yarrow:
// uart_top
module uart_top #(
    parameter   OPERAND_WIDTH = 512,
    parameter   ADDER_WIDTH   = 128,
    parameter   NBYTES        = OPERAND_WIDTH / 8,  
    parameter   CLK_FREQ      = 125_000_000,
    parameter   BAUD_RATE     = 7_812_500    
  )  
  (
    input   wire   iClk, iRst,
    input   wire   iRx,
    output  wire   oTx
  );
Settings: LEC_CHECK=0, CAP_MARGIN=20, CORE_MARGIN=2, CORE_UTILIZATION=72, CTS_CLUSTER_DIAMETER=395, CTS_CLUSTER_SIZE=14, PLACE_DENSITY_LB_ADDON=0.24, SETUP_SLACK_MARGIN=-0.29, SLEW_MARGIN=20; clock period 3.08 ns.
run.sh (not shown) runs the stock make flow with config.mk's settings and CLKGATE_MAP_FILE=.
yarrow: complete, dirty (negative setup slack)
Modified inputs, juniper compared to yarrow
Settings: a deleted SETUP_SLACK_MARGIN that had been -0.29; a deleted PLACE_DENSITY_LB_ADDON that had been 0.24; a deleted CTS_CLUSTER_DIAMETER that had been 395; a change of CORE_UTILIZATION from 72 to 40; a deleted CTS_CLUSTER_SIZE that had been 14; a change of the clock period (ns, I/O delays scaled along) from 3.08 to 4.2.
==> results <==
- In the final design statistics, juniper uses more standard cells in total than yarrow.
- juniper finished end to end and its layout was clean on timing, DRC and antenna.
- juniper vs yarrow on post-layout worst setup margin: juniper is the higher one.
- Diff yarrow -> juniper | critical path depth | increase of 2
- Compared with yarrow, juniper shows a lower data-path buffer share of cell area in the final layout.
Modified inputs, xenon compared to juniper
Settings: CORE_UTILIZATION changed from 40 to 26; the clock period (ns, I/O delays scaled along) changed from 4.2 to 8.14.
==> results <==
Looking at relative contribution of combinational cells to total power across xenon and juniper, the one that comes out lower is xenon.
The lower final critical path time including I/O delays and setup came out of juniper.
In xenon relative to juniper, placer's final routability congestion estimate had gone down slightly.
The non-clock buffer total of the final layout in xenon is 0.41 times that in juniper.
NOTE: register-to-register slack in xenon exceeds that of juniper
Looking at xenon and juniper, the switching part of the total is a wash.
#### Input delta (cedar over xenon)
Settings: CORE_UTILIZATION: 26 -> 68; SETUP_SLACK_MARGIN: unset -> 1.14; the clock period (ns, I/O delays scaled along): 8.14 -> 4.02.
--- outcome ---
xenon leaves more setup margin than cedar. Row total clock network power: cedar higher / xenon lower. Every stage of the flow completed for cedar, and the final layout passed the timing, design-rule and antenna checks. Area of combinational cells with multiple inputs, cedar vs xenon: up by a few percent. Note that the power recorded for cedar amounts to 2.0 times the value seen in xenon. Taking xenon as the reference point, the cell total after placement of cedar falls by 3547. The leakage power summed over all cells of cedar exceeds that of xenon by 1.7 nW. Between xenon and cedar, the final instance area figures differ only marginally. cedar: pre-CTS setup slack 3720 ps below xenon.
> inputs changed (cedar -> fjord)
Settings: SETUP_SLACK_MARGIN removed (was 1.14); CORE_UTILIZATION changed from 68 to 72; the clock period (ns, I/O delays scaled along) changed from 4.02 to 4.06.
Findings:
What cedar reported for non-clock buffer count has to be multiplied by 0.68 to get the figure for fjord.
Going from cedar to fjord, worst hold slack essentially unchanged; portion of total power attributed to combinational logic essentially unchanged; relative slew slack decreased 19 points; peak fanout along the critical path essentially unchanged; internal power summed over all cells decreased 800 uW.
On fjord: buffers plus inverters on the worst setup path is 1 lower than what cedar gave.
Modified inputs, nickel compared to fjord
Settings: CORE_UTILIZATION now 46, was 72; the clock period (ns, I/O delays scaled along) now 4.2, was 4.06.
Notes after the runs:
- Between nickel and fjord, the insertion delay to the later sink of the worst-skew pair does not differ in any meaningful way.
- Fraction of met2 tracks used by global routing (higher): fjord
- Compared with fjord, nickel improves final routed wirelength across all metal layers.
- Looking at number of vias per cell after detailed routing across fjord and nickel, the one that comes out higher is fjord.
- Changes observed in nickel relative to fjord: sum of negative setup slack barely changed, power density relative to cell area dropped 2.2%, first-pass iteration count of the detailed router dropped 3, wire length on met1 climbed 12%.
- Row core utilization: nickel lower / fjord higher
- Diff fjord..nickel | share of total power in combinational logic | negligible

* * *

Starting RTL as in the previous note.
Settings: LEC_CHECK=0, CAP_MARGIN=20, CELL_PAD_IN_SITES_DETAIL_PLACEMENT=2, CORE_ASPECT_RATIO=0.88, CORE_MARGIN=2, CORE_UTILIZATION=20, GPL_TIMING_DRIVEN=1, MAX_ROUTING_LAYER=met4, MIN_ROUTING_LAYER=met1, PLACE_DENSITY=0.44, SLEW_MARGIN=25; clock period 2.75 ns.
The first run produced a layout that fails on setup timing.
Rerun with:
- CELL_PAD_IN_SITES_DETAIL_PLACEMENT: 2 -> unset
- CORE_ASPECT_RATIO: 0.88 -> unset
- CORE_UTILIZATION: 20 -> 70
- GPL_TIMING_DRIVEN: 1 -> unset
- MAX_ROUTING_LAYER: met4 -> unset
- MIN_ROUTING_LAYER: met1 -> unset
- PLACE_DENSITY: 0.44 -> unset
- SETUP_SLACK_MARGIN: unset -> 0.89
- SLEW_MARGIN: 25 -> 20
- clock period: 2.75 -> 3.55 ns (I/O delays scaled with it)
Effect:
- The changed run finished but failed the layout checks on setup timing
- setup slack gets better by 910 ps
- final area drops by a little under a tenth
- die size fell by well over a third
- wire length fell by about a fifth
- power decreases by a quarter to a third
- global-route usage increases by 23 points
Rerun with:
- CORE_UTILIZATION: 70 -> 44
- SETUP_SLACK_MARGIN: 0.89 -> -0.03
- clock period: 3.55 -> 3.51 ns (I/O delays scaled with it)
What happened:
- The new run finished with setup timing left
- non-clock buffer count came out lower by 1
- total power came out higher by a few percent
- area after synthesis is unchanged
- critical path depth came out lower by 2
- count of clock-buffer cells in the layout came out higher by 33
- via count came out lower by a few percent
- wire length came out higher slightly
- design area came out higher slightly
Rerun with:
- CORE_UTILIZATION: 44 -> 72
- CTS_CLUSTER_DIAMETER: unset -> 117
- SETUP_SLACK_MARGIN: -0.03 -> unset
- TNS_END_PERCENT: unset -> 5
- clock period: 3.51 -> 2.33 ns (I/O delays scaled with it)
Outcome: The new run ran to the end with violations: setup timing. Global-route usage went up by 16 points. Worst setup slack got worse by 1100 ps. Final cell count decreases by a few percent. Die size is lower by well over a third.
Rerun with:
- CAP_MARGIN: 20 -> 0
- CTS_CLUSTER_DIAMETER: 117 -> 71
- CTS_CLUSTER_SIZE: unset -> 11
- HOLD_SLACK_MARGIN: unset -> 0.3
- PLACE_DENSITY: unset -> 0.41
Outcome: The changed run finished but failed the layout checks on setup timing. Synthesized area is unchanged. Count of clock-buffer cells in the layout is lower by 104. Routed wire length is lower by 0.43%. Cell area is lower by 0.90%. Non-clock buffer count is higher by 9. Via count is lower by 0.54%. Cell count is lower by 1.1%.

* * *

Starting RTL as in the previous note.
Settings: LEC_CHECK=0, ABC_AREA=0, CAP_MARGIN=20, CELL_PAD_IN_SITES_DETAIL_PLACEMENT=0, CORE_ASPECT_RATIO=1.47, CORE_MARGIN=2, CORE_UTILIZATION=69, HOLD_SLACK_MARGIN=0.18, MAX_ROUTING_LAYER=met4, MIN_ROUTING_LAYER=met1, PLACE_DENSITY_LB_ADDON=0.11, SETUP_SLACK_MARGIN=0.37, SLEW_MARGIN=20, TNS_END_PERCENT=50; clock period 3.29 ns.
The baseline completed and failed the layout checks on negative setup slack.
Change:
==> flow/config.mk (replaced) <==
export PLATFORM = sky130hd
export DESIGN_NAME = uart_top
export DESIGN_NICKNAME = uart_top
export VERILOG_FILES = /design/flow/design.v
export SDC_FILE = /design/flow/constraint.sdc
export NUM_CORES = 4
export LEC_CHECK = 0
export CAP_MARGIN = 20
export CORE_MARGIN = 2
export CORE_UTILIZATION = 58
export SLEW_MARGIN = 20
==> flow/constraint.sdc (replaced) <==
create_clock -name core_clock -period 6.94 [get_ports {iClk}]
set_input_delay 1.3880 -clock core_clock [delete_from_list [all_inputs] [get_ports {iClk}]]
set_output_delay 1.3880 -clock core_clock [all_outputs]
set_load 0.01 [all_outputs]
What happened:
- Now the flow completed without violations
- cell count climbs by 0.31%
- clock power drops by 48%
- fmax drops by 19%
- final area went down by 3.0%
- die size increases by 19%
- synthesized cell count does not change
- register-to-register slack improved by 2.8 ns
Change:
--- a/flow/config.mk
+++ b/flow/config.mk
@@ -9,3 +9,3 @@
 export CORE_MARGIN = 2
-export CORE_UTILIZATION = 58
+export CORE_UTILIZATION = 66
 export SLEW_MARGIN = 20
Worst setup slack is better by 0.25 ns.
Synthesized area is unchanged.
Hold slack improves by 0.015 ns.
Register-to-register slack improved by 0.25 ns.
Critical path depth rose by 1.
Wire length shrinks by 3.7%.
Change:
--- a/flow/config.mk
+++ b/flow/config.mk
@@ -9,3 +9,5 @@
 export CORE_MARGIN = 2
-export CORE_UTILIZATION = 66
+export CORE_UTILIZATION = 62
+export PLACE_DENSITY = 0.35
+export SETUP_SLACK_MARGIN = 0.63
 export SLEW_MARGIN = 20
==> flow/constraint.sdc (replaced) <==
create_clock -name core_clock -period 6.7 [get_ports {iClk}]
set_input_delay 1.3400 -clock core_clock [delete_from_list [all_inputs] [get_ports {iClk}]]
set_output_delay 1.3400 -clock core_clock [all_outputs]
set_load 0.01 [all_outputs]
- maximum frequency came out lower by about 1%
- via count came out lower by about 0.7%
- cell count came out higher by about 1%

* * *

Setup of job 8779:
Starting RTL as in the previous note.
clock: 3.93 ns
lec_check: 0
abc_area: 0
cap_margin: 20
core_margin: 2
core_utilization: 33
gpl_routability_driven: 1
place_density_lb_addon: 0.1
setup_slack_margin: 0.46
slew_margin: 20
tns_end_percent: 85
Setup changes, job 8779 to job 4199
Settings: removing PLACE_DENSITY_LB_ADDON (formerly 0.1); removing GPL_ROUTABILITY_DRIVEN (formerly 1); removing TNS_END_PERCENT (formerly 85); changing SETUP_SLACK_MARGIN from 0.46 to 0.78; removing ABC_AREA (formerly 0); changing CORE_UTILIZATION from 33 to 72; changing the clock period (ns, I/O delays scaled along) from 3.93 to 3.31.
==> comparison <==
Die size: job 4199 is under job 8779
Note that the wire length on met1 recorded for job 8779 amounts to 1.3 times the value seen in job 4199.
For the final cell count, job 4199 came in about 14% lower than job 8779 did.
Of job 8779 and job 4199, job 8779 shows the lower aggregate global-route resource usage, with job 4199 above it.
Cell internal power dissipation, job 4199 vs job 8779: up by more than 10%
Heaviest power group = the clock network: job 8779; heaviest power group = sequential cells: job 4199
Job 4199 vs job 8779 on critical path buffer and inverter count: job 4199 is the lower one.
Delta(shortest clock period the worst path allows after layout, job 4199 - job 8779) < 0
The final report for job 4199 shows a completed flow and a layout that fails verification, specifically negative setup slack.
Overall via count from detail_route: job 4199 vs job 8779 up 7.7%
Relative to job 8779, job 4199 improves routed wire length.
The slew of the pin with the lowest slew margin number comes out lower for job 4199 vs job 8779.
Modified inputs, job 5114 compared to job 4199
Settings: a deleted SETUP_SLACK_MARGIN that had been 0.78; an added CTS_CLUSTER_DIAMETER of 117; a change of the clock period (ns, I/O delays scaled along) from 3.31 to 3.53.
## What came out
Worst-case register-to-register setup slack came out higher on job 5114 than on job 4199.
Looking at count of plain and timing-repair buffers, job 5114 sits about 15% below job 4199.
Across job 5114 and job 4199, no clean finish was achieved.
Although it ran to completion, job 4199 produced a layout that fails the final checks because of negative setup slack.
Final checks on job 5114, whose flow otherwise completed, came back failing, citing negative setup slack.
~same number of placed instances with taps included in job 5114 and job 4199
The maximum clock frequency of job 5114 is higher than that of job 4199.
Job 4199 and job 5114 ended up with roughly the same count of inserted tapcells.
The inputs of job 6723 differ from those of job 5114 as listed below.
Settings: an added TNS_END_PERCENT of 5; an added CTS_CLUSTER_SIZE of 10; a change of CTS_CLUSTER_DIAMETER from 117 to 397; a change of the clock period (ns, I/O delays scaled along) from 3.53 to 2.33.
==> results <==
Of the two values seen for capturing element of the worst setup path, MP_ADDER_INST.regResult[500]$_SDFF_PP0_ was produced by job 6723 and MP_ADDER_INST.regResult[501]$_SDFF_PP0_ by job 5114. Job 6723 ran in full, but the layout does not pass; the checks complain about negative setup slack. From the logs: job 5114 reached the end of the flow and failed the layout checks with negative setup slack. Job 6723 vs. job 5114: worst hold slack shrank by 180 ps, data required time of the worst path shrank by 1180 ps. Global-route track usage on met1, job 6723 and job 5114, higher one = job 5114.
The inputs of job 249 differ from those of job 6723 as listed below.
Settings: a change of CTS_CLUSTER_SIZE from 10 to 11; a change of CTS_CLUSTER_DIAMETER from 397 to 71; an added PLACE_DENSITY of 0.41.
==> comparison <==
- Job 249 -> stages 100% | layout checks FAIL | negative setup slack
- Combinational power share: job 249 vs job 6723, no meaningful difference
- Job 6723 → job 249: post-route cell area went down; share of the core filled with cells in the final layout now sits lower.
[inputs] job 1550 vs job 249
Settings: putting CORE_ASPECT_RATIO at 1.38 where nothing was set; swapping 20 for 0 in CAP_MARGIN; swapping 20 for 25 in SLEW_MARGIN; putting HOLD_SLACK_MARGIN at 0.3 where nothing was set.
Findings:
To summarise job 1550: no stage aborted, but the layout did not pass its checks, failing on negative setup slack. Of job 249 and job 1550, the run reporting the lower normalized max-slew margin was job 249. The final reports for job 1550 and job 249 show share of the clock period used by the worst path after layout higher in the former. Between job 249 and job 1550, the flow reports count of plain and timing-repair buffers in the layout decreasing by more than 10%. Looking at number of clock buffer instances in the layout, job 1550 sits 2 lower than job 249 does. Job 249 → job 1550: switching component of the power went down; share of power burned in the clock network went down; internal power of the cells did not really move. Compared with job 249, final wirelength in job 1550 decreased by a few percent.
Power figures rest on the tool's default switching activity, not on a simulated workload.
